File: flow/design.v
`timescale 1ns / 1ps
module fifo #(
    parameter DATA_WIDTH = 16,
    parameter DEPTH = 64, 
    parameter ALMOST_FULL_THRESH = 56,
    parameter ALMOST_EMPTY_THRESH = 8
)(
    input                   clk,
    input                   rst_n,        
    input                   wr_en,
    input  [DATA_WIDTH-1:0] wr_data,
    input                   rd_en,
    output reg [DATA_WIDTH-1:0] rd_data,
    output                  full,
    output                  empty,
    output                  almost_full,
    output                  almost_empty,
    output                  overflow_err,
    output                  underflow_err,
    output [DATA_WIDTH-1:0] fifo_count
);
    function integer clog2;
        input integer value;
        integer i;
        begin
            clog2 = 0;
            for (i = value-1; i > 0; i = i >> 1)
                clog2 = clog2 + 1;
        end
    endfunction
    localparam ADDR_WIDTH = clog2(DEPTH);
    reg [DATA_WIDTH-1:0] mem [0:DEPTH-1];
    reg [ADDR_WIDTH-1:0] write_pointer;    
    reg [ADDR_WIDTH-1:0] read_pointer;     
    reg [clog2(DEPTH+1)-1:0] count;        
    reg overflow_flag, underflow_flag;
    assign full         = (count == DEPTH);
    assign empty        = (count == 0);
    assign almost_full  = (count >= ALMOST_FULL_THRESH);
    assign almost_empty = (count <= ALMOST_EMPTY_THRESH);
    assign overflow_err = overflow_flag;
    assign underflow_err= underflow_flag;
    assign fifo_count   = count;
    always @(posedge clk) begin
        if (wr_en && !full)
            mem[write_pointer] <= wr_data;
    end
    always @(posedge clk or negedge rst_n) begin
        if (!rst_n) begin
            write_pointer <= 0;
        end else if (wr_en) begin
            if (!full) begin
                write_pointer <= write_pointer + 1'b1;
            end
        end
    end
    always @(posedge clk or negedge rst_n) begin
        if (!rst_n) begin
            read_pointer <= 0;
            rd_data <= 0;
        end else if (rd_en) begin
            if (!empty) begin
                rd_data <= mem[read_pointer];
                read_pointer <= read_pointer + 1'b1;
            end
        end
    end
    always @(posedge clk or negedge rst_n) begin
        if (!rst_n) begin
            count <= 0;
        end else begin
            case ({wr_en && !full, rd_en && !empty})
                2'b10: count <= count + 1'b1; 
                2'b01: count <= count - 1'b1;
                default: count <= count;      
            endcase
        end
    end
    always @(posedge clk or negedge rst_n) begin
        if (!rst_n) begin
            overflow_flag  <= 1'b0;
            underflow_flag <= 1'b0;
        end else begin
            if (wr_en && full)
                overflow_flag <= 1'b1;
            else if (overflow_flag && rd_en && !empty)
                overflow_flag <= 1'b0;
            if (rd_en && empty)
                underflow_flag <= 1'b1;
            else if (underflow_flag && wr_en && !full)
                underflow_flag <= 1'b0;
        end
    end
endmodule
File: flow/run.sh
#!/bin/bash
# the make line also repeats each setting of config.mk as NAME=value (left out here)
make -C /OpenROAD-flow-scripts/flow DESIGN_CONFIG=/design/flow/config.mk WORK_HOME=/design/flow/orfs CLKGATE_MAP_FILE= finish
File: flow/config.mk
export PLATFORM = sky130hd
export DESIGN_NAME = fifo
export DESIGN_NICKNAME = fifo
export VERILOG_FILES = /design/flow/design.v
export SDC_FILE = /design/flow/constraint.sdc
export NUM_CORES = 4
export LEC_CHECK = 0
export CAP_MARGIN = 20
export CORE_MARGIN = 2
export CORE_UTILIZATION = 16
export PLACE_DENSITY = 0.6
export SLEW_MARGIN = 20
File: flow/constraint.sdc
create_clock -name core_clock -period 4.56 [get_ports {clk}]
set_input_delay 0.9120 -clock core_clock [delete_from_list [all_inputs] [get_ports {clk}]]
set_output_delay 0.9120 -clock core_clock [all_outputs]
set_load 0.01 [all_outputs]
==> results of run 1 <==
==> through the flow <==
stage | area, um2 | std cells | power (mW) | hold slack, ns | util, %
2_1_floorplan | 41100 | 2001 | 16.6 | 0.467 | -
3_3_place_gp | 46100 | 5413 | 19.7 | 0.485 | 18.1
3_5_place_dp | 46100 | 5414 | 19.8 | 0.488 | 18.1
4_1_cts | 49500 | 5612 | 28.2 | 0.380 | 19.5
5_1_grt | 49600 | 5614 | 29.0 | 0.222 | 19.5
6_report | 49600 | 5615 | 28.0 | 0.216 | 19.5
==> metal layers <==
| layer | vias up | wire length [um] | share of wire (%) |
|---|---|---|---|
| li1 | 8626 | - | - |
| met1 | 10700 | 44900 | 41 |
| met2 | 821 | 51800 | 48 |
| met3 | 197 | 6700 | 6.2 |
| met4 | 2 | 4920 | 4.5 |
| met5 | - | 12 | 0.011 |
==> final cells by class <==
class	count	area [um2]
sequential	1061	31700
multi-input combinational	799	8740
tap	3366	4210
clock buffer	135	2870
antenna	2	5.00
inverter	6	25.0
clock inverter	63	543
timing repair buffer	183	1510
fill	26800	205000
==> run summary, run 1 <==
Summary of implementation figures.

Route
The script logs the ratio of routed vias to standard cells as between 3 and 4. The average wire per standard cell is approximately 19 um. Once detail routing completed, the nets flagged for antenna violations numbered 0.

The final routed DRC violation total is 0. Across all layers, the routed design uses between 20000 and 25000 vias. The violation tally from detailed-route iteration zero is ~2200.

The aggregate routed wire length is between 100 and 150 mm. The number of detailed-route iterations in the first pass is 5.

Clock tree
In this run, post-CTS hold repair placed 0 buffers. In this run the post-CTS setup repair buffer count came out at 0. The later-pin clock latency in the skew report is a little over 0.7 ns. The deepest clock path buffer count is 3. TritonCTS built the clock tree. The number of gates resized after CTS was 0. The root buffer selected by CTS is sky130_fd_sc_hd__clkbuf_16. The clock-pin slew on the worst setup and hold paths is 0.06 ns. The TritonCTS buffer count is between 100 and 150. The clock drives ~1100 sinks. The H-tree generated during clock tree synthesis spans 3 levels.

Critical path
The cell family contributing the most delay on the critical path is simple AND/OR/NAND/NOR gates. Traced cell by cell, the critical path runs through or4_4 -> nor4_1 -> clkdlybuf4s50_1. The capture point of the critical path is full.

The start point of the critical path is count[3]. The arrival time at the worst endpoint is approximately 3.0 ns. In this design, the stage delay of the slowest critical-path cell is slightly below 0.7 ns. The sort of element at the start of the critical path is a flop. The worst reg-to-reg setup slack is 1.07 ns. The count of buffer and inverter cells on the critical path is 1. Max fanout on the critical path was recorded as 10.

In this run the critical register-to-register path is launched from count[3]. The library cell contributing the largest single delay on the critical path is sky130_fd_sc_hd__or4_4. The worst register-to-register path ends at count[4].

The logic depth of the worst register-to-register path is 11. The STA report counts the stages on the worst setup path as 3. The setup path with the least slack is of type flop to output port.

The required time of the critical path is about 3.7 ns. The worst setup path is captured at an output port.

Power
The power report lists the sequential group at about 12 mW. The fraction of power spent switching nets is between 30% and 40%. IR analysis of the VDD net gives a maximum drop of ~0.45 mV. The power per cell area is 566 mW/mm2. The largest part of the power goes to sequential cells. The power consumed by combinational cells is 7.76 mW.

Looking at the power breakdown, sequential logic takes 42.2% of the total. For this design the static power due to leakage is between 15 and 20 nW. The net switching power in the latest report is 8.93 mW. The power report lists the clock group at 8.45 mW. Combinational logic is responsible for between 20 and 30% of the overall power. In this run, the clock network consumes between 30% and 40% of the power. The internal power of the cells is 19.1 mW.

Place
Per the placement log, port buffering inserted roughly 48 buffers. The worst slack at placement is slightly above 0.8 ns. The estimated wirelength of the detail-placed design is just under 70 mm. The congestion estimate from routability-driven global placement came to 0.841.

Synth
In the synthesized netlist, the cells that appear most often are sky130_fd_sc_hd__edfxtp_1 (1024), sky130_fd_sc_hd__mux4_2 (176), sky130_fd_sc_hd__mux2i_1 (128). Synthesis handed over a netlist of 1993 instances. The number of enable-type register cells in the synthesized netlist is 1024. The fraction of the mapped netlist area in compound gates is under 10%. The most used flip-flop cell after synthesis is sky130_fd_sc_hd__edfxtp_1. The synthesized netlist has a Yosys-reported chip area of between 0.04 and 0.05 mm2. Yosys mapped the design onto around 58 distinct sky130hd cell types. The post-synthesis xor/xnor area fraction is less than 1%. In the synthesized netlist, mux cells make up between 10% and 20% of the area. The synthesized netlist was found by Yosys to have 1993 cells. The dominant kind of combinational cell is multiplexers.

The synthesized netlist occupies a cell area of roughly 0.041 mm2. Per the synthesis report, the single largest cell type by area occupies between 70% and 80% of cell area. The synthesis stats list as the most numerous cell sky130_fd_sc_hd__edfxtp_1. The post-synthesis share of cell area spent on and, or, nand and nor gates is about 2.3%. The synthesized design spends more area on one cell type than any other, namely sky130_fd_sc_hd__edfxtp_1.

Counting flops and latches in the post-synthesis netlist gives between 1000 and 1500. The post-synthesis sequential area ratio is around 77%. The fraction of registers with async set or reset after synthesis is roughly 3.5%.

The area fraction in full adders, half adders and majority gates is less than 1%. Per the post-synthesis stats, the area per cell is between 20 and 25 um2. The warning tally printed by Yosys for this design is 1. By area the synthesized netlist is led by sky130_fd_sc_hd__edfxtp_1 (75%), sky130_fd_sc_hd__mux4_2 (9.7%), sky130_fd_sc_hd__mux2i_1 (3.1%), sky130_fd_sc_hd__dfrtp_1 (2.3%), sky130_fd_sc_hd__mux2_2 (1.3%).

STA
The smallest clock period supported by the final layout is computed as slightly below 4 ns. Setup repair after global routing left no endpoint under its margin. The pin closest to its max-slew limit shows a slew of approximately 1.1 ns. Headroom to the max-slew limit came out at 26.4%. Counting pins that exceed their max-slew limit in the final report gives 0. The final setup skew is around 0.057 ns.

For this run, the final setup violation count is recorded as 0. The worst setup slack after layout is 0.681 ns. The fmax is between 200 and 300 MHz. The final timing summary puts the cycle share of the worst path at 85.1%. In the final report, the number of hold violations comes to 0. Adding up every negative setup slack in the final design gives 0 ns.

Global routing
The number of antenna violations at the first check in global routing is 7. Summed over all layers, the global routing overflow is 0. The met1 demand-to-capacity share in global routing is a little over a tenth. The met2 demand-to-capacity share in global routing is a little over an eighth. met2 is the most crowded layer. Total global-route track usage over all layers is 8.05%. The number of global-route vias before repair was 20500. The maximum number of pins on one net before global-route repair is 73. The first global-routing pass estimated between 150 and 200 mm of wire.

The global routing usage on met3 is between 1 and 1.5%.

Die
The count of pins on the block boundary is 58. The report lists the number of standard-cell rows as 185. According to the floorplan report, the total die area is about 0.26 mm2.

At the floorplan stage, the core utilization is reported as 16.1%. The die is between 500 and 600 um tall. The die is 511 um wide. After floorplanning, the core was sized to cover around 0.25 mm2.

Min path
The tightest min-delay check is of the input port to asynchronous set/reset pin type.

Job
The number of max-capacitance violations reported is 0. The number of logged tool warnings is 28.

Outcome
The flow ran to the end and the layout has no timing, DRC or antenna violations.

Cells and area
The final layout net count is ~2200. The area growth from synthesis to layout is 20.8%.
==> inputs of run 2 (changes only) <==
CELL_PAD_IN_SITES_GLOBAL_PLACEMENT = 0   (was unset)
CORE_ASPECT_RATIO = 1.22   (was unset)
CORE_UTILIZATION = 56   (was 16)
GPL_ROUTABILITY_DRIVEN = 0   (was unset)
MAX_ROUTING_LAYER = met5   (was unset)
MIN_ROUTING_LAYER = met1   (was unset)
PLACE_DENSITY = unset   (was 0.6)
SETUP_SLACK_MARGIN = 0.34   (was unset)
TNS_END_PERCENT = 5   (was unset)
clock period = 5.07 ns   (was 4.56 ns; I/O delays follow)
==> run 2 against run 1 <==
Still clean. First-iteration DRC count down 12%. Sequential share of layout area up 4.5 points. Register-to-register slack worse by 0.42 ns. Total power down 11%. Global-route usage up 19 points. Die area down 71%. Clock-buffer cell count down 17. Synthesized cell count unchanged. Largest power group unchanged. Highest routed layer unchanged.
==> run summary, run 2 <==
Summary of implementation figures.

Outcome
The flow ran to the end and the layout has no timing, DRC or antenna violations.

Synth
The number of cells produced by synthesis was 1993 (unchanged). The area share of the largest cell type after synthesis is 74.9% (unchanged). sky130_fd_sc_hd__edfxtp_1 is the most common cell in the netlist. Ranked by instance count, the synthesized netlist is headed by sky130_fd_sc_hd__edfxtp_1 (1024), sky130_fd_sc_hd__mux4_2 (176), sky130_fd_sc_hd__mux2i_1 (128).

The count of cell types in the netlist was 58 (unchanged). The post-synthesis share of cell area spent on and, or, nand and nor gates is 2.29% (unchanged). The chip area estimate from yosys synthesis is 0.0410 mm2 (unchanged). The synthesis report lists the most area-consuming cells as sky130_fd_sc_hd__edfxtp_1 (75%), sky130_fd_sc_hd__mux4_2 (9.7%), sky130_fd_sc_hd__mux2i_1 (3.1%), sky130_fd_sc_hd__dfrtp_1 (2.3%), sky130_fd_sc_hd__mux2_2 (1.3%). The post-synthesis sequential area ratio is 77.2% (unchanged). The post-synthesis xor/xnor area fraction is 0.384% (unchanged). The flop and latch count out of synthesis was 1061 (unchanged).

The fraction of registers with async set or reset after synthesis came to 3.49% (unchanged). The dominant kind of combinational cell is multiplexers. The warning count from the yosys run was 1 (unchanged). The number of enable-type register cells in the synthesized netlist is 1024 (unchanged).

The synthesis report names the predominant flop master as sky130_fd_sc_hd__edfxtp_1. The area fraction in full adders, half adders and majority gates is 0.152% (unchanged). The total standard cell area after synthesis is 0.0410 mm2 (unchanged). The synthesized area divided by synthesized cell count came to 20.6 um2 (unchanged). The mux share of post-synthesis cell area is 14.1% (unchanged). The yosys cell count is 1993 (unchanged). The fraction of the mapped netlist area in compound gates is 4.20% (unchanged). The largest area contributor in the netlist is sky130_fd_sc_hd__edfxtp_1.

Power
The portion of total power attributed to the clock network is 30.0% (about the same). The power per cell area is 540 mW/mm2 (-4.6%). The fraction of power spent switching nets is 30.8% (-1.0 points).

The peak supply drop is 0.351 mV (-23%). The internal power of the cells is 17.3 mW (-9.5%). The power consumed by the clock network was 7.50 mW (-11%). The switching power total is 7.70 mW (-14%).

The power consumed by combinational cells is 6.86 mW (-12%). Ranked by power, first place goes to sequential cells. The sequential power share is 42.5% (+0.3 points).

The power dissipated in sequential cells came to 10.6 mW (-10%). The leakage power summed over all cells is 15.1 nW (-0.76%). The total power of the final layout is 25.0 mW (-11%). The fraction of power consumed by combinational cells is 27.5% (-0.2 points).

Cells and area
The area occupied by multi-input gates is 0.00874 mm2 (about the same). The count of non-filler cells in the finished layout came to 3168 (-44%). The area growth from synthesis to layout is 12.8%. The final design instance area without fill is 0.0463 mm2 (-6.6%).

The final layout net count is 2165 (-0.87%). The sequential cell area in the final layout is 0.0317 mm2 (unchanged). The final-layout fill cell count was 4940 (-82%). The fraction of the core area covered by cells at the end of the flow is 63.8% (+44 points).

Clock tree
The number of buffers added to fix hold violations after cts came to 0 (unchanged). The later-pin clock latency in the skew report is 0.66 ns (-0.05 ns). The number of gates given a new drive strength after cts is 0 (unchanged).

The clock-pin slew on the worst setup and hold paths is 0.06 ns (about the same). The number of sinks handled by clock tree synthesis is 1061 (unchanged). TritonCTS built the clock tree. The TritonCTS buffer count was 100 (-7.4%). The deepest clock path buffer count is 3 (unchanged). The H-tree level count was 3 (unchanged). The root buffer selected by CTS is sky130_fd_sc_hd__clkbuf_16. The post-CTS setup-driven buffer insertion count is 0 (unchanged).

Route
The average wire per standard cell is 31.5 um (+63%). The number of detailed-route iterations in the first pass is 5 (unchanged). The violation tally from detailed-route iteration zero is 1933 (-12%). The final routed DRC violation total was 0 (unchanged). The average via count per standard cell is 6.37 (+75%). The vias after detailed routing was 20200 (-1.1%). The remaining antenna violation count was 0 (unchanged). The aggregate routed wire length is 99.7 mm (-8.0%).

The antenna cell count is 0 (-2).

Critical path
The cell repeated most along the worst path is sky130_fd_sc_hd__ha_1. The library cell contributing the largest single delay on the critical path is sky130_fd_sc_hd__o21ai_2. The number of cells on the critical path came to 11 (+8).

The sort of element at the end of the critical path is a flop. The logic depth of the worst register-to-register path was 11 (unchanged). Per STA, the startpoint of the critical path is count[3].

The highest fanout seen on the critical path is 20 (+10). The classification of the worst setup path is flop to flop. The arrival time at the worst endpoint was 4.95 ns (+1.98 ns). The timing report attributes the biggest portion of critical-path delay to AND-OR/OR-AND gates.

The count of buffer and inverter cells on the critical path is 1 (unchanged). The required time of the critical path is 5.60 ns (+1.95 ns). The largest stage delay on the critical path is 0.88 ns (+0.19 ns).

The worst setup path is launched from a flop. The capture point of the critical path is count[4]. The report lists the cells along the critical path as or4_4 -> o21ai_2 -> inv_1 -> ha_1 -> xor2_1 -> ha_1 -> and3b_1 -> o21ai_0 -> a21oi_1 -> a211o_1 -> xnor2_1.

STA lists the startpoint of the worst register-to-register path as count[3]. The worst reg-to-reg setup slack was 0.65 ns (-0.42 ns). The terminus of the critical flop-to-flop path is count[4].

Global routing
The number of antenna violations at the first check in global routing came to 2 (-5). The number of global-route vias before repair was 20300 (-0.78%). The overall track demand over capacity in global routing is 27.0% (+19 points).

The final global-route overflow total came to 0 (unchanged). The wire length of the first global-routing pass is 145 mm (-5.4%). The maximum number of pins on one net before global-route repair is 81 (+11%).

STA
The slew at the pin closest to its max-slew limit was 1.13 ns (+0.0242 ns). Setup repair after global routing left no endpoint under its margin. The number of failing hold endpoints at the final stage is 0 (unchanged). The total negative slack was 0 ns (unchanged). The worst hold slack after final layout was 0.406 ns (+0.190 ns). The final tally of setup violations is 0 (unchanged). The count of pins over their slew limit is 0 (unchanged). The relative max-transition margin is 24.8% (-1.6 points). Timing would allow up to 226 MHz. The final setup skew came to 0.0215 ns (-0.0355 ns).

The worst path needs approximately 4.4 ns of the cycle, external delays included. The worst setup slack after layout is 0.654 ns (-0.0265 ns). The final cycle utilization of the critical path is 87.1% (+2.0 points).

Die
The count of pins on the block boundary came to 58 (unchanged). The area of the die is 0.0755 mm2 (-71%). The die boundary height is 303 um (-41%). The die boundary width is 249 um (-51%). The share of the core filled by cells before placement is 56.6% (+40 points). The area of the core was 0.0726 mm2 (-72%). The site row count is 109 (-41%).

Min path
The class of the worst hold path is input port to asynchronous set/reset pin.

Place
The placed standard-cell area is 0.0430 mm2 (-6.7%). The cell count after placement came to 2981 (-45%). The total of buffers placed on input and output ports came to 48 (unchanged). The worst slack at placement is 0.694 ns (-0.133 ns). The estimated wirelength of the detail-placed design is 59.9 mm (-13%).

Job
The number of max-capacitance violations reported was 0 (unchanged). The number of logged tool warnings was 27 (-3.6%).
## run 2: per-layer routing
layer | GRT usage [%] | routed length (um) | vias up
met5 | 0 | 25 | -
met1 | 39.0 | 41900 | 10700
met4 | 8.95 | 2900 | 4
li1 | - | - | 8576
met3 | 4.17 | 6860 | 139
met2 | 43.1 | 48100 | 790
## run 2: final cells by class
| cell class | instances | share of cell area [%] |
|---|---|---|
| Clock buffer | 118 | 5.59 |
| Clock inverter | 69 | 1.47 |
| Inverter | 6 | 0.0540 |
| Multi-Input combinational cell | 799 | 18.9 |
| Sequential cell | 1061 | 68.4 |
| Tap cell | 943 | 2.55 |
| Timing Repair Buffer | 172 | 3.05 |
==> inputs of run 3 (changes only) <==
ABC_AREA = 1   (was unset)
CELL_PAD_IN_SITES_DETAIL_PLACEMENT = 0   (was unset)
CORE_ASPECT_RATIO = 1.06   (was 1.22)
CORE_UTILIZATION = 67   (was 56)
CTS_CLUSTER_SIZE = 37   (was unset)
GPL_ROUTABILITY_DRIVEN = unset   (was 0)
MAX_ROUTING_LAYER = unset   (was met5)
MIN_ROUTING_LAYER = unset   (was met1)
SETUP_SLACK_MARGIN = -0.17   (was 0.34)
TNS_END_PERCENT = unset   (was 5)
clock period = 1.87 ns   (was 5.07 ns; I/O delays follow)
==> run 3 against run 2 <==
Now fails the layout checks on setup timing. Register-to-register slack lost 1.0 ns. Non-clock buffer count grew 244. Hold slack worse by 0.31 ns. Sequential share of layout area shrank 9.2 points. Setup slack worse by 1.0 ns. Final cell count up 71%. Total power grew to 3.3 times the previous value. First-iteration DRC count rose by 130%. Critical path type unchanged. Critical endpoint is now rd_data[14]. Largest power group is now combinational logic.
==> run summary, run 3 <==
Summary of implementation figures.

Die
The share of the core filled by cells before placement is 67.8% (+11 points). The count of pins on the block boundary was 58 (unchanged). The area of the die came to 0.0691 mm2 (-8.5%). The area of the core is 0.0661 mm2 (-8.8%). The die boundary height is 270 um (-11%). The site row count is 97 (-11%). The die boundary width is 255 um (+2.5%).

Synth
The cell with the most instances after synthesis is sky130_fd_sc_hd__nand2_1. The fraction of the mapped netlist area in compound gates is 1.91% (-2.3 points). The number of enable-type register cells in the synthesized netlist is 1024 (unchanged). The yosys cell count is 4137 (+110%). The count of cell types in the netlist is 31 (-47%). The area fraction in full adders, half adders and majority gates is 0.139% (-0.013 points). The post-synthesis xor/xnor area fraction is 0.390% (+0.0063 points). The fraction of registers with async set or reset after synthesis is 3.49% (unchanged). The warning count from the yosys run was 1 (unchanged). The synthesized area divided by synthesized cell count is 10.8 um2 (-47%). The total standard cell area after synthesis is 0.0449 mm2 (+9.3%).

The flop and latch count out of synthesis is 1061 (unchanged). The post-synthesis sequential area ratio is 70.6% (-6.6 points). Summed over all instances, the cell type with the most area after synthesis is sky130_fd_sc_hd__edfxtp_1. The synthesis report names the predominant flop master as sky130_fd_sc_hd__edfxtp_1. Ranked by instance count, the synthesized netlist is headed by sky130_fd_sc_hd__nand2_1 (1427), sky130_fd_sc_hd__edfxtp_1 (1024), sky130_fd_sc_hd__nand3_1 (571).

The post-synthesis share of cell area spent on and, or, nand and nor gates is 20.7% (+18 points). The number of cells produced by synthesis was 4137 (+110%). The dominant kind of combinational cell is simple AND/OR/NAND/NOR gates.

The area share of the largest cell type after synthesis is 68.5% (-6.4 points). The chip area estimate from yosys synthesis came to 0.0449 mm2 (+9.3%). The mux share of post-synthesis cell area is 0% (-14 points). After synthesis, the cell types taking the most area are sky130_fd_sc_hd__edfxtp_1 (69%), sky130_fd_sc_hd__nand2_1 (12%), sky130_fd_sc_hd__nand3_1 (6.4%), sky130_fd_sc_hd__inv_1 (3.4%), sky130_fd_sc_hd__dfrtp_1 (2.1%).

Global routing
The wire length of the first global-routing pass was 186 mm (+29%). The maximum number of pins on one net before global-route repair is 65 (-20%). The number of global-route vias before repair is 31000 (+53%).

The overall track demand over capacity in global routing is 36.4% (+9.4 points). The final global-route overflow total is 0 (unchanged). The number of antenna violations at the first check in global routing came to 0 (-2).

Power
The switching power total is 30.8 mW (+300%). The total power of the final layout came to 81.2 mW (+230%). The power consumed by the clock network is 19.7 mW (+160%). The leakage power summed over all cells is 21.6 nW (+44%). The group drawing the most power is combinational logic. The peak supply drop is 1.29 mV (+270%).

The fraction of power spent switching nets came to 37.9% (+7.1 points). The fraction of power consumed by combinational cells is 41.3% (+14 points). The portion of total power attributed to the clock network is 24.2% (-5.8 points). The sequential power share is 34.4% (-8.1 points).

The power consumed by combinational cells is 33.6 mW (+390%). The internal power of the cells is 50.4 mW (+190%). The power per cell area is 1520 mW/mm2 (+180%). The power dissipated in sequential cells was 28.0 mW (+160%).

STA
The relative max-transition margin is 42.4% (+18 points). The fmax is 449 MHz (+98%). The final setup skew is 0.0267 ns (+0.00524 ns). The slew at the pin closest to its max-slew limit is 0.865 ns (-0.264 ns). The time the worst path needs with I/O delays and setup is 2.23 ns (-2.19 ns). The final tally of setup violations is 869 (+869). The final cycle utilization of the critical path is 119% (+32 points). The worst hold slack after final layout is 0.0943 ns (-0.312 ns). Setup repair after global routing could not meet its margin everywhere. The worst setup slack after layout is -0.355 ns (-1.01 ns). The number of failing hold endpoints at the final stage is 0 (unchanged). The count of pins over their slew limit is 0 (unchanged).

Outcome
The layout checks failed on setup timing. The run finished, with violations left.

Min path
The min-delay analysis places its worst path in the category input port to flop. The end point of the most critical hold path is mem[6][2]. The number of cells on the worst hold path is listed as 1.

The launch point of the worst min-delay path is recorded as wr_data[2].

Route
The average via count per standard cell is 5.91 (-7.1%). The vias after detailed routing is 32000 (+58%). The final routed DRC violation total is 0 (unchanged). The average wire per standard cell is 23.1 um (-26%). The remaining antenna violation count is 0 (unchanged). The violation tally from detailed-route iteration zero is 4491 (+130%). The antenna cell count came to 0 (unchanged). The aggregate routed wire length came to 125 mm (+25%). The number of detailed-route iterations in the first pass is 7 (+2).

Place
The placed standard-cell area is 0.0494 mm2 (+15%). The congestion estimate from routability-driven global placement came to ~1.0. The total of buffers placed on input and output ports is 48 (unchanged). The estimated wirelength of the detail-placed design is 78.5 mm (+31%).

Critical path
The number of cells on the critical path came to 13 (+2). The largest stage delay on the critical path is 0.57 ns (-0.31 ns). For reference, the critical path cell chain is clkinv_8 -> buf_12 -> nand2_1 -> nand2_1 -> nand2_1 -> a21oi_1 -> nor2_1 -> buf_4 -> nand2_1 -> nand3_1 -> nand2_1 -> nand2_1 -> nand2_1. On the critical path, the stage with the largest delay is an instance of sky130_fd_sc_hd__dfrtp_4. The capture point of the critical path is rd_data[14]. The arrival time at the worst endpoint came to 2.82 ns (-2.13 ns).

The worst reg-to-reg setup slack came to -0.36 ns (-1.01 ns). The sort of element at the start of the critical path is a flop. The classification of the worst setup path is flop to flop. The kind of cell with the highest combined delay along the critical path is simple AND/OR/NAND/NOR gates. The highest fanout seen on the critical path is 46 (+130%). The sort of element at the end of the critical path is a flop.

The count of buffer and inverter cells on the critical path came to 3 (+2). The launch instance of the worst register-to-register path is read_pointer[0]. The required time of the critical path was 2.47 ns (-3.13 ns). By instance count, the cell type seen most on the critical path is sky130_fd_sc_hd__nand2_1. The terminus of the critical flop-to-flop path is rd_data[14]. The logic depth of the worst register-to-register path is 13 (+2).

The launch point of the critical path was reported as read_pointer[0].

Clock tree
The H-tree level count is 3 (unchanged). The TritonCTS clock tree is done. The deepest clock path buffer count came to 3 (unchanged). The number of sinks handled by clock tree synthesis came to 1061 (unchanged). Clock tree synthesis selected as its root buffer the cell sky130_fd_sc_hd__clkbuf_16. The TritonCTS buffer count was 100 (unchanged). The later-pin clock latency in the skew report is 0.67 ns (about the same).

The clock-pin slew on the worst setup and hold paths was 0.06 ns (about the same).

Cells and area
The final layout net count is 4460 (+110%). The area growth from synthesis to layout is 19.2%. The area occupied by multi-input gates came to 0.0110 mm2 (+26%). The fraction of the core area covered by cells at the end of the flow is 80.9% (+17 points). The sequential cell area in the final layout was 0.0317 mm2 (about the same). The final-layout fill cell count was 3809 (-23%). The final design instance area without fill was 0.0535 mm2 (+16%).

Job
The number of max-capacitance violations reported is 0 (unchanged). The number of logged tool warnings was 33 (+22%).
-- run 3: area by class of cell --
| cell class | instances | area share, % |
|---|---|---|
| clock buffer | 132 | 4.96 |
| clock inverter | 48 | 0.910 |
| inverter | 412 | 2.95 |
| multi-input combinational | 2443 | 20.6 |
| sequential | 1061 | 59.2 |
| tap | 891 | 2.08 |
| timing repair buffer | 416 | 9.24 |
| timing repair inverter | 1 | 0.0164 |
-- run 3: routing by layer --
metal / vias up / share of wire [%] / routed length, um / global-route usage (%)
met5: - / 0 / 0 / 0
met4: 0 / 5.2 / 6540 / 18.1
met3: 333 / 12 / 14700 / 6.12
met2: 2075 / 46 / 57300 / 55.8
met1: 15200 / 37 / 46500 / 51.4
li1: 14400 / - / - / -
-- run 3: what timing repair did --
action                     4_1_cts  5_1_grt
gates resized                  140       49
hold buffers                     1        0
setup endpoints to repair      812      704
hold endpoints to repair        21        0
gates cloned                     5        2
buffers inserted                12        6
pin swaps                       14       16
-- run 3: through the flow --
| step | setup TNS [ns] | setup slack (ns) | cells |
|---|---|---|---|
| final | -57.45 | -0.355 | 5404 |
| after global routing | -130.83 | -0.456 | 5404 |
| after CTS | -90.13 | -0.310 | 5396 |
| after detailed placement | -395.38 | -0.487 | 5199 |
| after global placement | -342.11 | -0.463 | 5199 |
| after floorplan | -442.75 | -0.539 | 4145 |
==> inputs of run 4 (changes only) <==
CELL_PAD_IN_SITES_DETAIL_PLACEMENT = unset   (was 0)
CELL_PAD_IN_SITES_GLOBAL_PLACEMENT = unset   (was 0)
CORE_ASPECT_RATIO = unset   (was 1.06)
CORE_UTILIZATION = 70   (was 67)
CTS_CLUSTER_SIZE = unset   (was 37)
PLACE_DENSITY = 0.6   (was unset)
SETUP_SLACK_MARGIN = -0.1   (was -0.17)
clock period = 1.73 ns   (was 1.87 ns; I/O delays follow)
==> run 4 against run 3 <==
Still fails the layout checks on setup timing. First-iteration DRC count increased by 23%. Global-route usage up 3.6 points. Setup slack lost 0.28 ns. Final area is 1.6% higher. Via count rose by 4.7%. Sequential cell count unchanged. Die area decreased by 4.2%. Final cell count down 0.72%. Critical path type unchanged. Largest cell class unchanged. Largest power group unchanged. Highest routed layer unchanged.
==> run summary, run 4 <==
Summary of implementation figures.

Synth
The post-synthesis share of cell area spent on and, or, nand and nor gates is 20.7% (unchanged). The dominant kind of combinational cell is simple AND/OR/NAND/NOR gates. The synthesis stats list as the most numerous cell sky130_fd_sc_hd__nand2_1. The yosys cell count is 4137 (unchanged). The area share of the largest cell type after synthesis is 68.5% (unchanged).

The synthesized area divided by synthesized cell count is 10.8 um2 (unchanged). The number of cells produced by synthesis is 4137 (unchanged). The count of cell types in the netlist came to 31 (unchanged). The fraction of the mapped netlist area in compound gates is 1.91% (unchanged). The flop and latch count out of synthesis is 1061 (unchanged).

The post-synthesis xor/xnor area fraction was 0.390% (unchanged). The area fraction in full adders, half adders and majority gates is 0.139% (unchanged). The number of enable-type register cells in the synthesized netlist is 1024 (unchanged). The total standard cell area after synthesis is 0.0449 mm2 (unchanged). The commonest cells after synthesis are sky130_fd_sc_hd__nand2_1 (1427), sky130_fd_sc_hd__edfxtp_1 (1024), sky130_fd_sc_hd__nand3_1 (571). Among all flip-flop cells after synthesis, the most frequent one is sky130_fd_sc_hd__edfxtp_1.

The post-synthesis sequential area ratio is 70.6% (unchanged). The mux share of post-synthesis cell area was 0% (unchanged). By area the synthesized netlist is led by sky130_fd_sc_hd__edfxtp_1 (69%), sky130_fd_sc_hd__nand2_1 (12%), sky130_fd_sc_hd__nand3_1 (6.4%), sky130_fd_sc_hd__inv_1 (3.4%), sky130_fd_sc_hd__dfrtp_1 (2.1%). Per the synthesis report, the dominant area consumer among library cells is sky130_fd_sc_hd__edfxtp_1. The warning count from the yosys run came to 1 (unchanged). The fraction of registers with async set or reset after synthesis was 3.49% (unchanged).

The chip area estimate from yosys synthesis was 0.0449 mm2 (unchanged).

Die
The area of the die was 0.0661 mm2 (-4.2%). The site row count came to 92 (-5.2%). The area of the core was 0.0632 mm2 (-4.5%).

The count of pins on the block boundary came to 58 (unchanged). The die boundary height is 257 um (-4.9%). The die boundary width is 257 um (+0.71%). The share of the core filled by cells before placement is 71.0% (+3.2 points).

Power
The switching power total is 36.3 mW (+18%). The power consumed by the clock network is 23.8 mW (+21%). The power per cell area is 1720 mW/mm2 (+13%). The power consumed by combinational cells was 39.6 mW (+18%). The sequential power share was 32.3% (-2.1 points).

The fraction of power spent switching nets is 38.8% (+0.93 points). The leakage power summed over all cells is 21.9 nW (+1.2%). The peak supply drop was 1.77 mV (+38%).

Of all power groups, the one with the highest power is combinational logic. The portion of total power attributed to the clock network is 25.4% (+1.2 points). The fraction of power consumed by combinational cells is 42.3% (+1.0 points).

The internal power of the cells is 57.2 mW (+13%). The total power of the final layout is 93.6 mW (+15%). The power dissipated in sequential cells is 30.2 mW (+7.9%).

STA
The fmax is 424 MHz (-5.7%). The time the worst path needs with I/O delays and setup is 2.36 ns (+0.135 ns). The final setup skew is 0.0496 ns (+0.0229 ns). The relative max-transition margin came to 66.1% (+24 points). The final cycle utilization of the critical path is 136% (+17 points). Setup repair after global routing could not meet its margin everywhere. The slew at the pin closest to its max-slew limit came to 0.507 ns (-0.357 ns). The number of failing hold endpoints at the final stage came to 0 (unchanged).

The worst setup slack after layout is -0.631 ns (-0.275 ns). The final tally of setup violations came to 1075 (+24%). The worst hold slack after final layout is 0.0949 ns (+0.000594 ns). The count of pins over their slew limit came to 0 (unchanged).

Job
The number of logged tool warnings came to 33 (unchanged). The number of max-capacitance violations reported came to 0 (unchanged).

Critical path
The launch instance of the worst register-to-register path is read_pointer[0]. The sort of element at the start of the critical path is a flop. The logic depth of the worst register-to-register path is 14 (+1). The cell sequence reported for the critical path is clkinv_16 -> buf_16 -> buf_4 -> buf_12 -> nand2_1 -> nand2_1 -> nand2_1 -> nand3_1 -> nand3_2 -> nand2_2 -> nand3_1 -> nand2_2 -> nand2_1 -> nand2_1. The cell family with the largest share of critical-path delay is simple AND/OR/NAND/NOR gates.

The start point of the critical path is read_pointer[0]. The sort of element at the end of the critical path is a flop. STA lists the endpoint of the worst register-to-register path as rd_data[8]. The number of cells on the critical path is 14 (+1). The largest stage delay on the critical path is 0.57 ns (about the same). The worst reg-to-reg setup slack was -0.63 ns (-0.28 ns). The cell repeated most along the worst path is sky130_fd_sc_hd__nand2_1. The setup path with the least slack is of type flop to flop.

The count of buffer and inverter cells on the critical path came to 4 (+1). The library cell contributing the largest single delay on the critical path is sky130_fd_sc_hd__dfrtp_4. The arrival time at the worst endpoint was 2.97 ns (+0.15 ns). The required time of the critical path came to 2.34 ns (-0.13 ns). The highest fanout seen on the critical path came to 27 (-41%). Following the worst setup path forward leads to its endpoint at rd_data[8].

Global routing
The overall track demand over capacity in global routing is 40.0% (+3.6 points). The wire length of the first global-routing pass is 195 mm (+4.6%). The number of antenna violations at the first check in global routing was 0 (unchanged). The number of global-route vias before repair was 32900 (+6.0%). The maximum number of pins on one net before global-route repair is 65 (unchanged).

The final global-route overflow total is 0 (unchanged).

Route
The final routed DRC violation total is 0 (unchanged). The aggregate routed wire length is 134 mm (+7.5%). The number of detailed-route iterations in the first pass is 8 (+1).

The violation tally from detailed-route iteration zero is 5524 (+23%). The average wire per standard cell came to 25.1 um (+8.3%). The vias after detailed routing came to 33500 (+4.7%). The remaining antenna violation count came to 0 (unchanged). The antenna cell count is 0 (unchanged).

The average via count per standard cell is 6.24 (+5.5%).

Min path
Looking at hold timing, the worst path starts from wr_data[1]. The count of cells along the worst hold path is 1 (unchanged). The end point of the most critical hold path is mem[51][1].

The class of the worst hold path is input port to flop.

Clock tree
The TritonCTS buffer count was 105 (+5.0%). The clock-pin slew on the worst setup and hold paths came to 0.06 ns (about the same). The number of sinks handled by clock tree synthesis is 1061 (unchanged). The cell sitting at the root of the clock tree is a sky130_fd_sc_hd__clkbuf_16. The later-pin clock latency in the skew report is 0.70 ns (+0.03 ns). The TritonCTS clock tree is done. The H-tree level count is 3 (unchanged). The deepest clock path buffer count was 3 (unchanged).

Place
The total of buffers placed on input and output ports was 48 (unchanged). The estimated wirelength of the detail-placed design is 75.9 mm (-3.3%). The placer congestion estimate came to 0.988 (-4.1%).

Cells and area
The sequential cell area in the final layout is 0.0317 mm2 (about the same). The final-layout fill cell count was 3016 (-21%). The area occupied by multi-input gates is 0.0114 mm2 (+3.5%). The final layout net count came to 4452 (-0.18%). The fraction of the core area covered by cells at the end of the flow is 86.0% (+5.1 points). The area growth from synthesis to layout is 21.2%.

Outcome
The run finished, with violations left. Failing layout checks were recorded as setup timing.
## run 4: layer usage
layer  vias up  share of wire (%)  track usage (%)
met2      2739                 46             61.2
met4         0                4.9             19.9
met3       449                 15             9.28
met5         -                  0                0
met1     15900                 34             54.7
li1      14400                  -                -
## run 4: what timing repair did
item                                    CTS  global route
endpoints found under the hold margin    37             0
pin swaps                                52            22
resized                                 233           115
hold buffers                              1             0
buffers inserted                         14            18
setup endpoints to repair              1045          1060
cloned                                    6             9
## run 4: final cells by class
class / instances / share of cell area [%]
Multi-Input combinational cell: 2443 / 21.0
Sequential cell: 1061 / 58.3
Tap cell: 846 / 1.95
Timing Repair inverter: 1 / 0.0207
Clock buffer: 125 / 5.18
Clock inverter: 74 / 1.46
Timing Repair Buffer: 403 / 9.15
Inverter: 412 / 2.93
## run 4: stage by stage
step | setup WS [ns] | instance area [um2] | TNS, ns | cells
floorplan | -0.679 | 45000 | -584.47 | 4145
global placement | -0.656 | 48900 | -543.58 | 5121
detailed placement | -0.644 | 48900 | -580.92 | 5121
CTS | -0.469 | 53500 | -234.45 | 5339
global route | -0.652 | 54400 | -315.99 | 5365
finish | -0.631 | 54400 | -250.14 | 5365
==> inputs of run 5 (changes only) <==
ABC_AREA = 0   (was 1)
CAP_MARGIN = 40   (was 20)
CELL_PAD_IN_SITES_DETAIL_PLACEMENT = 0   (was unset)
CELL_PAD_IN_SITES_GLOBAL_PLACEMENT = 0   (was unset)
CORE_UTILIZATION = 72   (was 70)
CTS_CLUSTER_SIZE = 22   (was unset)
PLACE_DENSITY = 0.65   (was 0.6)
SETUP_SLACK_MARGIN = 0.31   (was -0.1)
clock period = 1.76 ns   (was 1.73 ns; I/O delays follow)
==> run 5 against run 4 <==
Synthesized area is 8.5% lower. Synthesized cell count is 52% lower. The run now fails in global routing (5_1_grt). Die area is 11% lower.
==> run summary, run 5 <==
Summary of implementation figures.

Synth
The yosys cell count is 1993 (-52%). The chip area estimate from yosys synthesis is 0.0410 mm2 (-8.5%). Per the synth stats, the flop cell with the highest instance count is sky130_fd_sc_hd__edfxtp_1.

Per the synthesis report, the dominant area consumer among library cells is sky130_fd_sc_hd__edfxtp_1. The count of cell types in the netlist is 58 (+87%). The fraction of registers with async set or reset after synthesis is 3.49% (unchanged). The post-synthesis xor/xnor area fraction is 0.384% (-0.0063 points). The mux share of post-synthesis cell area was 14.1% (+14 points). The fraction of the mapped netlist area in compound gates was 4.20% (+2.3 points).

The warning count from the yosys run came to 1 (unchanged). The total standard cell area after synthesis is 0.0410 mm2 (-8.5%). The area share of the largest cell type after synthesis is 74.9% (+6.4 points). The number of cells produced by synthesis was 1993 (-52%). The number of enable-type register cells in the synthesized netlist is 1024 (unchanged). The post-synthesis sequential area ratio is 77.2% (+6.6 points).

The synthesized area divided by synthesized cell count is 20.6 um2 (+90%). The area fraction in full adders, half adders and majority gates is 0.152% (+0.013 points). By area the synthesized netlist is led by sky130_fd_sc_hd__edfxtp_1 (75%), sky130_fd_sc_hd__mux4_2 (9.7%), sky130_fd_sc_hd__mux2i_1 (3.1%), sky130_fd_sc_hd__dfrtp_1 (2.3%), sky130_fd_sc_hd__mux2_2 (1.3%). By area, the combinational part of the netlist is dominated by multiplexers. The post-synthesis share of cell area spent on and, or, nand and nor gates came to 2.29% (-18 points). The cell with the most instances after synthesis is sky130_fd_sc_hd__edfxtp_1. After synthesis, the most frequently instantiated cells are sky130_fd_sc_hd__edfxtp_1 (1024), sky130_fd_sc_hd__mux4_2 (176), sky130_fd_sc_hd__mux2i_1 (128). The flop and latch count out of synthesis is 1061 (unchanged).

Die
The count of pins on the block boundary is 58 (unchanged). The site row count is 87 (-5.4%). The die boundary width is 243 um (-5.6%).

The die boundary height is 243 um (-5.6%). The area of the die came to 0.0589 mm2 (-11%). The share of the core filled by cells before placement is 72.8% (+1.8 points). The area of the core came to 0.0564 mm2 (-11%).

Outcome
The tool reported: "[ERROR DPL-0033] detailed placement checks failed during check placement". The run stopped with a tool error. The last stage reached is global routing (5_1_grt).

Clock tree
Per the CTS log, the root buffer master is sky130_fd_sc_hd__clkbuf_16. The deepest clock path buffer count is 3 (unchanged). The H-tree level count was 3 (unchanged). The number of sinks handled by clock tree synthesis is 1061 (unchanged).

The TritonCTS buffer count came to 100 (-4.8%).

Place
The placed standard-cell area was 0.0454 mm2 (-7.1%). The cell count after placement came to 2949 (-42%). The estimated wirelength of the detail-placed design was 61.9 mm (-18%). The total of buffers placed on input and output ports is 48 (unchanged). The placer congestion estimate is 0.930 (-5.8%).
run 5: stage by stage:
step	util, %	power [mW]	setup WS, ns
after detailed placement	80.6	55.1	-1.04
after floorplan	-	43.4	-1.38
after global placement	80.6	54.5	-1.02
after CTS	91.1	81.8	-1.01
run 5: what timing repair did:
| item | CTS |
|---|---|
| hold endpoints to repair | 27 |
| setup buffers | 80 |
| hold buffers | 2 |
| pin swaps | 101 |
| cloned | 42 |
| resized | 229 |
| endpoints found under the setup margin | 1090 |
==> inputs of run 6 (changes only) <==
ABC_AREA = unset   (was 0)
CAP_MARGIN = 20   (was 40)
CELL_PAD_IN_SITES_DETAIL_PLACEMENT = unset   (was 0)
CELL_PAD_IN_SITES_GLOBAL_PLACEMENT = unset   (was 0)
CORE_UTILIZATION = 40   (was 72)
CTS_CLUSTER_SIZE = unset   (was 22)
PLACE_DENSITY = 0.6   (was 0.65)
SETUP_SLACK_MARGIN = unset   (was 0.31)
clock period = 3.31 ns   (was 1.76 ns; I/O delays follow)
==> run 6 against run 5 <==
Now clean on timing, DRC and antenna. Die area up 78%. Synthesized area is the same. Synthesized cell count unchanged.
==> run summary, run 6 <==
Summary of implementation figures.

Power
The fraction of power consumed by combinational cells is 29.1%. The analysis attributes to cell leakage a power of roughly 15 nW. In the power breakdown, the internal column shows 26.9 mW. The worst VDD IR drop from the latest analysis is roughly 0.55 mV. The clock network accounts for between 20% and 30% of the total power. The group drawing the most power is sequential cells. Combinational power for this build is between 10 and 15 mW. The fraction of power spent switching nets is 30.7%.

The sequential power share is between 40% and 50%. The clock network consumes a total of 11.5 mW. The power report puts the net switching power at 11.9 mW. The total power of the final layout is 38.8 mW. Per the summary, power density relative to cell area is 814 mW/mm2.

Power attributed to sequential cells is between 15 and 20 mW.

Synth
The area share of the largest cell type after synthesis is 74.9% (unchanged). The mux share of post-synthesis cell area is 14.1% (unchanged). The number of cells produced by synthesis came to 1993 (unchanged). The fraction of the mapped netlist area in compound gates came to 4.20% (unchanged). The dominant kind of combinational cell is multiplexers.

The warning count from the yosys run is 1 (unchanged). The synthesized area divided by synthesized cell count is 20.6 um2 (unchanged). The number of enable-type register cells in the synthesized netlist is 1024 (unchanged). The total standard cell area after synthesis is 0.0410 mm2 (unchanged). After synthesis, the most frequently instantiated cells are sky130_fd_sc_hd__edfxtp_1 (1024), sky130_fd_sc_hd__mux4_2 (176), sky130_fd_sc_hd__mux2i_1 (128).

By area the synthesized netlist is led by sky130_fd_sc_hd__edfxtp_1 (75%), sky130_fd_sc_hd__mux4_2 (9.7%), sky130_fd_sc_hd__mux2i_1 (3.1%), sky130_fd_sc_hd__dfrtp_1 (2.3%), sky130_fd_sc_hd__mux2_2 (1.3%). The post-synthesis share of cell area spent on and, or, nand and nor gates is 2.29% (unchanged). The largest area contributor in the netlist is sky130_fd_sc_hd__edfxtp_1.

The cell with the most instances after synthesis is sky130_fd_sc_hd__edfxtp_1. The count of cell types in the netlist is 58 (unchanged). The area fraction in full adders, half adders and majority gates came to 0.152% (unchanged). The fraction of registers with async set or reset after synthesis was 3.49% (unchanged). The post-synthesis sequential area ratio is 77.2% (unchanged). The yosys cell count is 1993 (unchanged). The post-synthesis xor/xnor area fraction is 0.384% (unchanged).

For this run, the leading register cell type out of synthesis is sky130_fd_sc_hd__edfxtp_1. The flop and latch count out of synthesis is 1061 (unchanged). The chip area estimate from yosys synthesis was 0.0410 mm2 (unchanged).

Outcome
The run finished with no timing, DRC or antenna violations.

STA
The worst setup slack after layout is a little over 0.1 ns. The number of failing hold endpoints at the final stage is 0. Setup repair after global routing left no endpoint under its margin.

The relative max-transition margin is around 31%. The fmax is between 300 and 400 MHz. The slew at the pin closest to its max-slew limit is roughly 1.0 ns. The final setup skew is 0.0303 ns.

The final timing report counts setup violations totalling 0. Per the final report, max-transition violations number 0. The time the worst path needs with I/O delays and setup is approximately 3.2 ns. After layout, the worst path uses a little over nine tenths of the clock period.

The total negative slack is 0 ns.

Cells and area
The area growth from synthesis to layout is 16.0%. The area occupied by multi-input gates is slightly below 0.009 mm2. The sequential cell area in the final layout is roughly 0.032 mm2. At the end of the flow, the number of nets in the layout was around 2200. The final-layout fill cell count is 8388.

Route
Per the detail_route report, inserted antenna diodes total 0. Using the TritonRoute via totals, the vias-per-cell ratio works out to 5.68. TritonRoute reported its final design rule violation total as 0. For this block, the routed nets add up to just over 100 mm of wire.

The violation tally from detailed-route iteration zero is 2436. The vias after detailed routing is about 21000. The remaining antenna violation count is 0. The number of detailed-route iterations in the first pass is 8. The average wire per standard cell is about 28 um.

Clock tree
The TritonCTS clock tree is done. The clock-pin slew on the worst setup and hold paths is roughly 0.060 ns. The H-tree level count is 3 (unchanged).

The TritonCTS buffer count is 103 (+3.0%). Looking at the clock tree report, the root buffer type is sky130_fd_sc_hd__clkbuf_16. For the worst-skew pair, the clock arrives at the later sink with an insertion delay of ~0.69 ns. The deepest clock path buffer count is 3 (unchanged). The number of sinks handled by clock tree synthesis is 1061 (unchanged).

The post-CTS setup-driven buffer insertion count is 0 (-100%). The number of buffers added to fix hold violations after cts is 0 (-2).

Critical path
The count of buffer and inverter cells on the critical path is 2. Looking at the critical path, the highest net fanout was 6. Per the OpenROAD timing report, the critical path contains 4 cells.

For the worst setup path, the data required time is between 2 and 3 ns. STA classifies the critical path startpoint as a flop. The start point of the critical path is count[3]. The library cell contributing the largest single delay on the critical path is sky130_fd_sc_hd__clkdlybuf4s50_1. The cell sequence reported for the critical path is or4_4 -> buf_4 -> nor4_2 -> clkdlybuf4s50_1. The worst setup path is captured at an output port. Data arrives at the worst endpoint at ~2.5 ns. The capture point of the critical path is full. The startpoint identified for the worst register-to-register timing path is count[3].

The classification of the worst setup path is flop to output port. Broken down by cell family, the worst path's largest delay share belongs to buffers and inverters. Across all register-to-register paths, the minimum setup slack is about 0.32 ns. Logic depth along the worst register-to-register path is recorded as 11.

The terminus of the critical flop-to-flop path is count[4]. The largest stage delay on the critical path is around 0.59 ns.

Global routing
The first global-routing pass estimated about 150 mm of wire. The maximum number of pins on one net before global-route repair is 74. The number of antenna violations at the first check in global routing came to 4. The number of global-route vias before repair is 20600. The overall track demand over capacity in global routing is 19.0%. Global routing finished with a remaining overflow of 0.

Min path
Checking hold timing, the worst path is listed with class input port to asynchronous set/reset pin.

Die
The site row count came to 117 (+34%). The share of the core filled by cells before placement was 40.3% (-32 points). The die boundary width is 324 um (+34%). The area of the core is 0.102 mm2 (+80%). The die boundary height is 324 um (+34%). The area of the die was 0.105 mm2 (+78%).

The count of pins on the block boundary is 58 (unchanged).

Place
The worst slack at placement is 0.182 ns (+1.22 ns). The estimated wirelength of the detail-placed design is 63.1 mm (+1.9%). The placer congestion estimate is 0.852 (-8.4%). The total of buffers placed on input and output ports is 48 (unchanged).

Job
The number of max-capacitance violations reported is 0. The stage logs contain a warning count of 28.
==> run 6: final cells by class <==
type / count / area share [%]
clock buffer: 125 / 5.72
clock inverter: 61 / 1.21
inverter: 6 / 0.0526
multi-input combinational: 799 / 18.4
sequential: 1061 / 66.6
tap: 1368 / 3.60
timing repair buffer: 222 / 4.47
==> run 6: metal layers <==
metal	up-vias	wire (um)	part of all wire [%]	GRT usage [%]
met5	-	23	0.023	0
met4	4	2290	2.3	5.55
met3	127	7780	7.7	3.37
met2	844	47700	47	29.7
met1	11000	43200	43	27.4
li1	8697	-	-	-
==> run 6: timing repair <==
item                                    4_1_cts  5_1_grt
hold endpoints to repair                      0        0
endpoints found under the setup margin        2        0
resized                                       2        0
==> run 6: stage by stage <==
step | instance area (um2) | instances | hold slack [ns] | utilization (%)
6_report | 47600 | 3642 | 0.130 | 46.8
5_1_grt | 47600 | 3642 | 0.177 | 46.8
4_1_cts | 47600 | 3642 | 0.119 | 46.8
3_5_place_dp | 44300 | 3456 | 0.508 | 43.5
3_3_place_gp | 44300 | 3456 | 0.490 | 43.5
2_1_floorplan | 41100 | 2001 | 0.366 | -
==> inputs of run 7 (changes only) <==
CORE_UTILIZATION = 67   (was 40)
CTS_CLUSTER_SIZE = 14   (was unset)
PLACE_DENSITY = unset   (was 0.6)
clock period = 2.48 ns   (was 3.31 ns; I/O delays follow)
==> run 7 against run 6 <==
Final area rose by 6.5%. Sequential cell count did not move. Critical endpoint is now count[4]. First-iteration DRC count rose by 32%. Non-clock buffer count rose by 191. Total power rose by 41%. Now fails the layout checks on setup timing. Setup slack got worse by 0.49 ns. Critical path depth rose by 9. Synthesized area did not move. Hold slack improved by 0.13 ns.
==> run summary, run 7 <==
Summary of implementation figures.

Outcome
The run finished, with violations left. Failing layout checks were recorded as setup timing.

Critical path
STA classifies the critical path startpoint as a flop. The sort of element at the end of the critical path is a flop. OpenSTA lists the critical path endpoint as count[4]. The timing report attributes the biggest portion of critical-path delay to simple AND/OR/NAND/NOR gates. The largest stage delay on the critical path is 0.57 ns (-0.02 ns). The terminus of the critical flop-to-flop path is count[4]. The highest fanout seen on the critical path is 4 (-2). The required time of the critical path is 3.01 ns (+0.36 ns).

The cell repeated most along the worst path is sky130_fd_sc_hd__buf_6. The classification of the worst setup path is flop to flop. The number of cells on the critical path is 13 (+9).

Listed in order, past its start point the critical path passes or4_4 -> buf_6 -> buf_6 -> o21ai_4 -> inv_2 -> ha_4 -> xor2_1 -> ha_2 -> and3b_1 -> o21ai_2 -> a21oi_1 -> a211o_1 -> xnor2_2. The count of buffer and inverter cells on the critical path came to 3 (+1). The worst reg-to-reg setup slack came to -0.39 ns (-0.71 ns).

The arrival time at the worst endpoint is 3.40 ns (+0.86 ns). The launch instance of the worst register-to-register path is count[0]. The start point of the critical path is count[0]. The library cell contributing the largest single delay on the critical path is sky130_fd_sc_hd__or4_4. The logic depth of the worst register-to-register path is 13 (+2).

Route
The average via count per standard cell is 6.90 (+22%). The sum of met3 wire segment lengths after detailed routing came to 11.4 mm (+46%). The met2 layer wire length in the routed design is 53.9 mm (+13%). The uppermost metal layer occupied by signal nets is met4. The remaining antenna violation count was 0 (unchanged). The number of detailed-route iterations in the first pass is 6 (-2). The violation tally from detailed-route iteration zero is 3204 (+32%).

The vias after detailed routing is 22400 (+8.5%). The aggregate routed wire length was 110 mm (+9.3%). The final routed DRC violation total was 0 (unchanged). The wire length the detailed router placed on met1 was 40.2 mm (-6.8%). The average wire per standard cell is 34.0 um (+23%).

The antenna cell count is 0 (unchanged).

Clock tree
The TritonCTS clock tree is done. The deepest clock path buffer count is 3 (unchanged). The H-tree level count is 3 (unchanged). The TritonCTS buffer count was 100 (-2.9%). The later-pin clock latency in the skew report is 0.67 ns (-0.02 ns).

The clock-pin slew on the worst setup and hold paths came to 0.07 ns (about the same). The root buffer selected by CTS is sky130_fd_sc_hd__clkbuf_16. The number of sinks handled by clock tree synthesis is 1061 (unchanged).

Synth
Grouping non-sequential cells by family puts the most area in multiplexers. The number of cells produced by synthesis is 1993 (unchanged). The chip area estimate from yosys synthesis is 0.0410 mm2 (unchanged). The number of enable-type register cells in the synthesized netlist is 1024 (unchanged). The post-synthesis sequential area ratio is 77.2% (unchanged).

The synthesized area divided by synthesized cell count is 20.6 um2 (unchanged). The area share of the largest cell type after synthesis is 74.9% (unchanged). The main area contributors are sky130_fd_sc_hd__edfxtp_1 (75%), sky130_fd_sc_hd__mux4_2 (9.7%), sky130_fd_sc_hd__mux2i_1 (3.1%), sky130_fd_sc_hd__dfrtp_1 (2.3%), sky130_fd_sc_hd__mux2_2 (1.3%). The post-synthesis share of cell area spent on and, or, nand and nor gates is 2.29% (unchanged). The yosys cell count came to 1993 (unchanged). The flop and latch count out of synthesis is 1061 (unchanged). The fraction of the mapped netlist area in compound gates was 4.20% (unchanged).

The area fraction in full adders, half adders and majority gates is 0.152% (unchanged). The post-synthesis xor/xnor area fraction is 0.384% (unchanged). The count of cell types in the netlist was 58 (unchanged). Looking at area per cell type in the netlist, the leader is sky130_fd_sc_hd__edfxtp_1. The total standard cell area after synthesis is 0.0410 mm2 (unchanged).

The mux share of post-synthesis cell area is 14.1% (unchanged). The cell with the most instances after synthesis is sky130_fd_sc_hd__edfxtp_1. In the synthesized netlist the dominant register cell turns out to be sky130_fd_sc_hd__edfxtp_1. The fraction of registers with async set or reset after synthesis is 3.49% (unchanged). The warning count from the yosys run was 1 (unchanged).

By count the netlist is led by sky130_fd_sc_hd__edfxtp_1 (1024), sky130_fd_sc_hd__mux4_2 (176), sky130_fd_sc_hd__mux2i_1 (128).

Power
The switching power total is 17.3 mW (+45%). The internal power of the cells is 37.5 mW (+39%). The portion of total power attributed to the clock network is 26.6% (-3.0 points). The leakage power summed over all cells came to 16.9 nW (+9.7%). The sequential power share was 39.0% (-2.4 points). The power consumed by the clock network is 14.6 mW (+27%). The power consumed by combinational cells came to 18.8 mW (+66%). The fraction of power consumed by combinational cells is 34.4% (+5.3 points).

The group drawing the most power is sequential cells. The peak supply drop was 0.941 mV (+72%). The fraction of power spent switching nets came to 31.5% (+0.86 points). The power per cell area is 1080 mW/mm2 (+33%). The total power of the final layout is 54.7 mW (+41%). The power dissipated in sequential cells is 21.3 mW (+33%).

Die
The area of the die came to 0.0633 mm2 (-40%). The die boundary height is 252 um (-22%). The area of the core was 0.0605 mm2 (-41%). The die boundary width is 252 um (-22%). The share of the core filled by cells before placement came to 67.9% (+28 points). The site row count was 90 (-23%).

The count of pins on the block boundary was 58 (unchanged).

Place
The total of buffers placed on input and output ports is 48 (unchanged). The cell count after placement was 2974 (-14%). The placer congestion estimate is 0.879 (+3.2%). The placed standard-cell area is 0.0454 mm2 (+2.5%). The estimated wirelength of the detail-placed design is 61.6 mm (-2.4%).

Cells and area
The final layout net count is 2411 (+8.7%). The final design instance area without fill is 0.0507 mm2 (+6.5%). The count of non-filler cells in the finished layout is 3249 (-11%). The area growth from synthesis to layout is 23.5%.

The final-layout fill cell count came to 2628 (-69%).

Min path
The hold path startpoint is wr_data[15]. The count of cells along the worst hold path is 1. The class of the worst hold path is input port to flop. The end point of the most critical hold path is mem[19][15].

STA
The final cycle utilization of the critical path is 116% (+19 points). The total negative slack was -136.31 ns (-136.31 ns). The worst hold slack after final layout is 0.264 ns (+0.134 ns). The relative max-transition margin is 42.2% (+12 points). The slew at the pin closest to its max-slew limit came to 0.865 ns (-0.173 ns). The worst setup slack after layout is -0.390 ns (-0.494 ns).

The count of pins over their slew limit is 0 (unchanged). For this run, the top clock speed supported by timing is 348 MHz. The final tally of setup violations is 1019 (+1019). Setup repair after global routing could not meet its margin everywhere. The final setup skew was 0.0356 ns (+0.00521 ns). The number of failing hold endpoints at the final stage is 0 (unchanged). The routed design could run at a clock period as short as roughly 2.9 ns.

Global routing
The wire length of the first global-routing pass is 150 mm (+2.6%). The number of global-route vias before repair was 21900 (+6.3%). The number of antenna violations at the first check in global routing was 1 (-3). The maximum number of pins on one net before global-route repair is 65 (-12%).

The final global-route overflow total came to 0 (unchanged). The overall track demand over capacity in global routing is 33.6% (+15 points).

Job
The number of max-capacitance violations reported is 0 (unchanged). The number of logged tool warnings is 33 (+18%).
-- run 7: cell type report --
cell class / count / area [um2] / share of cell area, %
clock buffers: 136 / 2730 / 5.38
clock inverters: 47 / 365 / 0.721
inverters: 6 / 27.5 / 0.0543
multi-input cells: 804 / 9480 / 18.7
flip-flops and latches: 1061 / 31700 / 62.5
well taps: 782 / 978 / 1.93
repair buffers: 413 / 5440 / 10.7
-- run 7: through the flow --
stage / utilization [%] / setup slack [ns]
3_3_place_gp: 75.1 / -0.313
4_1_cts: 81.6 / -0.316
3_5_place_dp: 75.1 / -0.324
5_1_grt: 83.8 / -0.496
6_report: 83.8 / -0.390
2_1_floorplan: - / -0.662
-- run 7: what timing repair did --
action | 4_1_cts | 5_1_grt
endpoints found under the setup margin | 535 | 645
setup buffers | 33 | 32
hold endpoints to repair | 13 | 0
resized | 81 | 124
pin swaps | 19 | 31
hold buffers | 1 | 0
cloned | 17 | 22
-- run 7: metal layers --
layer / vias to the layer above / track usage [%]
li1: 9107 / -
met1: 11600 / 48.0
met2: 1511 / 52.4
met3: 238 / 5.82
met4: 0 / 14.8
met5: - / 0
==> inputs of run 8 (changes only) <==
ABC_AREA = 1   (was unset)
CELL_PAD_IN_SITES_DETAIL_PLACEMENT = 0   (was unset)
CELL_PAD_IN_SITES_GLOBAL_PLACEMENT = 0   (was unset)
CORE_UTILIZATION = 72   (was 67)
CTS_CLUSTER_SIZE = 70   (was 14)
PLACE_DENSITY = 0.65   (was unset)
SETUP_SLACK_MARGIN = -0.17   (was unset)
clock period = 1.74 ns   (was 2.48 ns; I/O delays follow)
==> run 8 against run 7 <==
The layout still fails its checks (setup timing). Sequential cell count unchanged. Utilization up 4.2 points. Sequential share of layout area down 4.2 points. Hold slack worse by 0.11 ns. Synthesized cell count up 110%.
==> run summary, run 8 <==
Summary of implementation figures.

Outcome
The run finished, with violations left. The checks that failed: setup timing.

Critical path
The count of buffer and inverter cells on the critical path is 3 (unchanged). The required time of the critical path is 2.29 ns (-0.72 ns). Traced cell by cell, the critical path runs through clkinv_8 -> buf_16 -> bufbuf_16 -> nand2_1 -> nand2_1 -> nand2_1 -> nand3_2 -> nand3_2 -> nand2_4 -> nand3_4 -> nand2_2 -> nand2_1 -> nand2_1. The timing report attributes the biggest portion of critical-path delay to simple AND/OR/NAND/NOR gates.

The critical path ends at rd_data[0]. The largest stage delay on the critical path is 0.60 ns (+0.03 ns). The sort of element at the start of the critical path is a flop. The highest fanout seen on the critical path is 14 (+10). The library cell contributing the largest single delay on the critical path is sky130_fd_sc_hd__dfrtp_4. The cell repeated most along the worst path is sky130_fd_sc_hd__nand2_1. The launch instance of the worst register-to-register path is read_pointer[0]. The arrival time at the worst endpoint is 2.87 ns (-0.53 ns). The start point of the critical path is read_pointer[0]. The logic depth of the worst register-to-register path was 13 (unchanged). The classification of the worst setup path is flop to flop.

The worst reg-to-reg setup slack is -0.58 ns (-0.19 ns). The sort of element at the end of the critical path is a flop. The number of cells on the critical path was 13 (unchanged). The terminus of the critical flop-to-flop path is rd_data[0].

Min path
The class of the worst hold path is input port to asynchronous set/reset pin.

Synth
The chip area estimate from yosys synthesis is 0.0449 mm2 (+9.3%). The number of cells produced by synthesis is 4137 (+110%). The post-synthesis sequential area ratio is 70.6% (-6.6 points).

The flop and latch count out of synthesis came to 1061 (unchanged). Among the non-sequential cells, simple AND/OR/NAND/NOR gates take the most area. The total standard cell area after synthesis is 0.0449 mm2 (+9.3%).

The post-synthesis share of cell area spent on and, or, nand and nor gates is 20.7% (+18 points). The number of enable-type register cells in the synthesized netlist is 1024 (unchanged). The yosys cell count is 4137 (+110%). The count of cell types in the netlist is 31 (-47%).

The area share of the largest cell type after synthesis is 68.5% (-6.4 points). The fraction of registers with async set or reset after synthesis is 3.49% (unchanged). The main area contributors are sky130_fd_sc_hd__edfxtp_1 (69%), sky130_fd_sc_hd__nand2_1 (12%), sky130_fd_sc_hd__nand3_1 (6.4%), sky130_fd_sc_hd__inv_1 (3.4%), sky130_fd_sc_hd__dfrtp_1 (2.1%). The area fraction in full adders, half adders and majority gates is 0.139% (-0.013 points).

For reference, the top cells by count after synthesis are sky130_fd_sc_hd__nand2_1 (1427), sky130_fd_sc_hd__edfxtp_1 (1024), sky130_fd_sc_hd__nand3_1 (571). The mux share of post-synthesis cell area was 0% (-14 points). The synthesized area divided by synthesized cell count is 10.8 um2 (-47%). The prevailing post-synth register cell is sky130_fd_sc_hd__edfxtp_1. The post-synthesis xor/xnor area fraction is 0.390% (+0.0063 points).

By instance count, the leading cell after synthesis is sky130_fd_sc_hd__nand2_1. The warning count from the yosys run is 1 (unchanged). The fraction of the mapped netlist area in compound gates is 1.91% (-2.3 points). The largest area contributor in the netlist is sky130_fd_sc_hd__edfxtp_1.

Route
The aggregate routed wire length is 134 mm (+21%). The final routed DRC violation total is 0 (unchanged). The remaining antenna violation count is 0 (unchanged).

The average via count per standard cell was 6.27 (-9.3%). The violation tally from detailed-route iteration zero was 5654 (+76%). The vias after detailed routing is 33400 (+49%). The number of detailed-route iterations in the first pass is 9 (+3). The antenna cell count was 0 (unchanged). The average wire per standard cell is 25.1 um (-26%).

STA
The count of pins over their slew limit is 0 (unchanged). The fmax was 431 MHz (+24%). The worst hold slack after final layout is 0.151 ns (-0.113 ns). The final tally of setup violations came to 1082 (+6.2%). The final setup skew is 0.0244 ns (-0.0112 ns). The slew at the pin closest to its max-slew limit is 0.653 ns (-0.212 ns).

The worst setup slack after layout is -0.580 ns (-0.189 ns). The number of failing hold endpoints at the final stage is 0 (unchanged). The final cycle utilization of the critical path is 133% (+18 points). The relative max-transition margin is 56.4% (+14 points). The time the worst path needs with I/O delays and setup is 2.32 ns (-0.551 ns). Setup repair after global routing could not meet its margin everywhere.

Place
The total of buffers placed on input and output ports is 48 (unchanged). The worst slack at placement is -0.756 ns (-0.432 ns). The estimated wirelength of the detail-placed design is 72.9 mm (+18%). The placer congestion estimate came to 0.944 (+7.4%).

Cells and area
The final layout net count is 4429 (+84%). The sequential cell area in the final layout is 0.0317 mm2 (about the same). The final-layout fill cell count is 2728 (+3.8%). The area occupied by multi-input gates was 0.0118 mm2 (+25%).

The fraction of the core area covered by cells at the end of the flow is 88.1% (+4.2 points). The area growth from synthesis to layout is 21.1%.

Die
The share of the core filled by cells before placement is 72.7% (+4.8 points). The area of the core is 0.0617 mm2 (+2.1%). The count of pins on the block boundary came to 58 (unchanged).

The die boundary width was 254 um (+0.85%). The die boundary height is 254 um (+0.85%). The area of the die is 0.0643 mm2 (+1.7%). The site row count is 91 (+1.1%).

Power
The sequential power share is 32.8% (-6.2 points). The power consumed by combinational cells is 39.5 mW (+110%). The power consumed by the clock network is 22.1 mW (+51%). The leakage power summed over all cells was 21.8 nW (+29%). The total power of the final layout came to 91.7 mW (+67%). The internal power of the cells is 55.8 mW (+49%). The power dissipated in sequential cells is 30.0 mW (+41%).

The peak supply drop is 1.41 mV (+50%). The switching power total is 35.9 mW (+110%). The power per cell area is 1690 mW/mm2 (+56%). The group drawing the most power is combinational logic. The fraction of power spent switching nets is 39.1% (+7.6 points). The portion of total power attributed to the clock network is 24.1% (-2.5 points). The fraction of power consumed by combinational cells is 43.1% (+8.7 points).

Clock tree
The H-tree level count is 3 (unchanged). The clock-pin slew on the worst setup and hold paths came to 0.06 ns (about the same). The TritonCTS buffer count was 102 (+2.0%). The root buffer selected by CTS is sky130_fd_sc_hd__clkbuf_16.

The later-pin clock latency in the skew report is 0.68 ns (about the same). The deepest clock path buffer count is 3 (unchanged). TritonCTS built the clock tree.

The number of sinks handled by clock tree synthesis came to 1061 (unchanged).

Global routing
The overall track demand over capacity in global routing was 40.9% (+7.3 points). The number of antenna violations at the first check in global routing is 0 (-1). The final global-route overflow total is 0 (unchanged). The wire length of the first global-routing pass is 192 mm (+28%). The number of global-route vias before repair is 32300 (+48%). The maximum number of pins on one net before global-route repair is 65 (unchanged).

Job
The number of max-capacitance violations reported is 0 (unchanged). The number of logged tool warnings was 33 (unchanged).
==> run 8: timing repair <==
item,in CTS,in global routing
setup buffers,16,14
setup endpoints to repair,1060,1045
endpoints found under the hold margin,13,0
hold buffers,1,0
pin swaps,21,72
resized,219,201
cloned,10,8
==> run 8: final cells by class <==
| cell class | count | area share, % |
|---|---|---|
| clock buffers | 136 | 5.22 |
| clock inverters | 51 | 0.861 |
| inverters | 412 | 2.91 |
| multi-input cells | 2443 | 21.7 |
| flip-flops and latches | 1061 | 58.3 |
| well taps | 837 | 1.93 |
| repair buffers | 383 | 9.01 |
| repair inverters | 1 | 0.0552 |
==> run 8: metrics by stage <==
step	setup TNS (ns)	instance area [um2]	std cells
2_1_floorplan	-574.31	45000	4145
3_3_place_gp	-573.84	48700	5089
3_5_place_dp	-617.42	48700	5089
4_1_cts	-235.14	53200	5303
5_1_grt	-347.79	54400	5324
6_report	-284.58	54400	5324
==> run 8: layer usage <==
metal	routed length [um]	track usage, %
met3	18400	9.41
met5	0	0
met1	44800	53.7
met4	8080	23.6
met2	62500	63.7
Power is estimated from default activity; no workload was simulated.
